==> inputs of run a <==
==> flow/design.v (excerpt) <==
module ALU (
    input Clk,
    input Reset,
    input [7:0] operand_A, operand_B,
    input [3:0] Sel,
    output [7:0] Out,
    output [3:0] Flag);
==> flow/config.mk <==
export PLATFORM = sky130hd
export DESIGN_NAME = ALU
export DESIGN_NICKNAME = ALU
export VERILOG_FILES = /design/flow/design.v
export SDC_FILE = /design/flow/constraint.sdc
export NUM_CORES = 4
export LEC_CHECK = 0
export CAP_MARGIN = 10
export CORE_ASPECT_RATIO = 0.5
export CORE_MARGIN = 2
export CORE_UTILIZATION = 30
export GPL_TIMING_DRIVEN = 1
export HOLD_SLACK_MARGIN = 0.14
export MAX_ROUTING_LAYER = met5
export PLACE_DENSITY = 0.89
export SETUP_SLACK_MARGIN = -0.9
export SLEW_MARGIN = 20
export TNS_END_PERCENT = 20
==> flow/constraint.sdc <==
create_clock -name core_clock -period 17.0 [get_ports {Clk}]
set_input_delay 3.4000 -clock core_clock [delete_from_list [all_inputs] [get_ports {Clk}]]
set_output_delay 3.4000 -clock core_clock [all_outputs]
set_load 0.01 [all_outputs]
run.sh (not shown) runs the stock make flow with config.mk's settings and CLKGATE_MAP_FILE=.
==> inputs of run b, as changes to run a <==
- ABC_AREA: unset -> 1
- CAP_MARGIN: 10 -> 0
- CELL_PAD_IN_SITES_GLOBAL_PLACEMENT: unset -> 2
- CORE_ASPECT_RATIO: 0.5 -> unset
- CTS_CLUSTER_SIZE: unset -> 47
- GPL_ROUTABILITY_DRIVEN: unset -> 1
- GPL_TIMING_DRIVEN: 1 -> 0
- HOLD_SLACK_MARGIN: 0.14 -> unset
- MAX_ROUTING_LAYER: met5 -> met4
- PLACE_DENSITY: 0.89 -> unset
- PLACE_DENSITY_LB_ADDON: unset -> 0.23
- SETUP_SLACK_MARGIN: -0.9 -> 4.75
- SLEW_MARGIN: 20 -> 25
==> inputs of run c, as changes to run a <==
- CORE_ASPECT_RATIO: 0.5 -> unset
- GPL_TIMING_DRIVEN: 1 -> 0
- HOLD_SLACK_MARGIN: 0.14 -> unset
- PLACE_DENSITY: 0.89 -> 0.65
- TNS_END_PERCENT: 20 -> 80
==> inputs of run d, as changes to run a <==
- CELL_PAD_IN_SITES_GLOBAL_PLACEMENT: unset -> 2
- CORE_ASPECT_RATIO: 0.5 -> unset
- CTS_CLUSTER_SIZE: unset -> 47
- GPL_ROUTABILITY_DRIVEN: unset -> 1
- GPL_TIMING_DRIVEN: 1 -> 0
- HOLD_SLACK_MARGIN: 0.14 -> unset
- MAX_ROUTING_LAYER: met5 -> met4
- PLACE_DENSITY: 0.89 -> unset
- PLACE_DENSITY_LB_ADDON: unset -> 0.23
- SETUP_SLACK_MARGIN: -0.9 -> 4.75
- SLEW_MARGIN: 20 -> 25
==> qor summary <==
|  | run c | run a | run b | run d |
|---|---|---|---|---|
| Result of the run | failed layout checks | complete, no violations | complete, no violations | complete, no violations |
| Reasons for failing layout checks | setup timing | - | - | - |
| Crit-path slowest cell | sky130_fd_sc_hd__clkdlybuf4s50_1 | sky130_fd_sc_hd__nor4_2 | sky130_fd_sc_hd__ha_1 | sky130_fd_sc_hd__or4b_4 |
| Synthesized-area fraction occupied by ao, oa, aoi and oai cells | 0.253 | 0.253 | 0.163 | 0.253 |
| Pre-CTS setup slack | -1.57 ns | 0.761 ns | 1.21 ns | 0.611 ns |
| Number of buffer cells added on primary ports | 32 | 33 | 32 | 32 |
| Comb gate area | 5800 µm² | 5760 µm² | 6170 µm² | 6240 µm² |
| Drt wl/cell | 18.5 µm | 18.3 µm | 17.2 µm | 21.0 µm |
| Switch Pwr | 256 µW | 255 µW | 321 µW | 282 µW |
| Power dissipated in combinational cells | 411 µW | 404 µW | 490 µW | 463 µW |
| Global routing met1 resource utilization | 0.267 | 0.239 | 0.301 | 0.304 |
| Clock buffer count | 4 | 4 | 3 | 4 |
| Count of standard-cell rows | 54 | 38 | 56 | 54 |
| Switching part of the total power | 0.517 | 0.520 | 0.562 | 0.512 |
| Most repeated cell in the gate-level netlist after synthesis | sky130_fd_sc_hd__nor2_1 | sky130_fd_sc_hd__nor2_1 | sky130_fd_sc_hd__nand2_1 | sky130_fd_sc_hd__nor2_1 |
| Slew HR | 0.242 | 0.272 | 0.188 | 0.403 |
| Worst setup endpoint | Result[0] | Result[0] | FlagCpy[0] | Result[0] |
| Timing startpoint of the critical path | operand_B[0] | operand_B[7] | operand_B[6] | operand_B[1] |
| Drt first-iter violations | 671 | 909 | 427 | 403 |
| Placed Instances | 1193 | 1181 | 1529 | 1193 |
| Clock slew seen by the registers of the worst setup and hold paths | 0.04 ns | 0.05 ns | 0.04 ns | 0.05 ns |
| Number of setup buffers added after CTS | 0 | 0 | 28 | 27 |
| Worst voltage drop across the vdd grid | 0.0427 mV | 0.0531 mV | 0.0354 mV | 0.0391 mV |
| Post-detailed-route via-to-cell ratio | 5.81 | 5.95 | 5.02 | 5.69 |
| Wire length the detailed router placed on met1 | 9890 µm | 8680 µm | 12600 µm | 11800 µm |
No activity file was given, so power comes from the tool's default toggle rates.
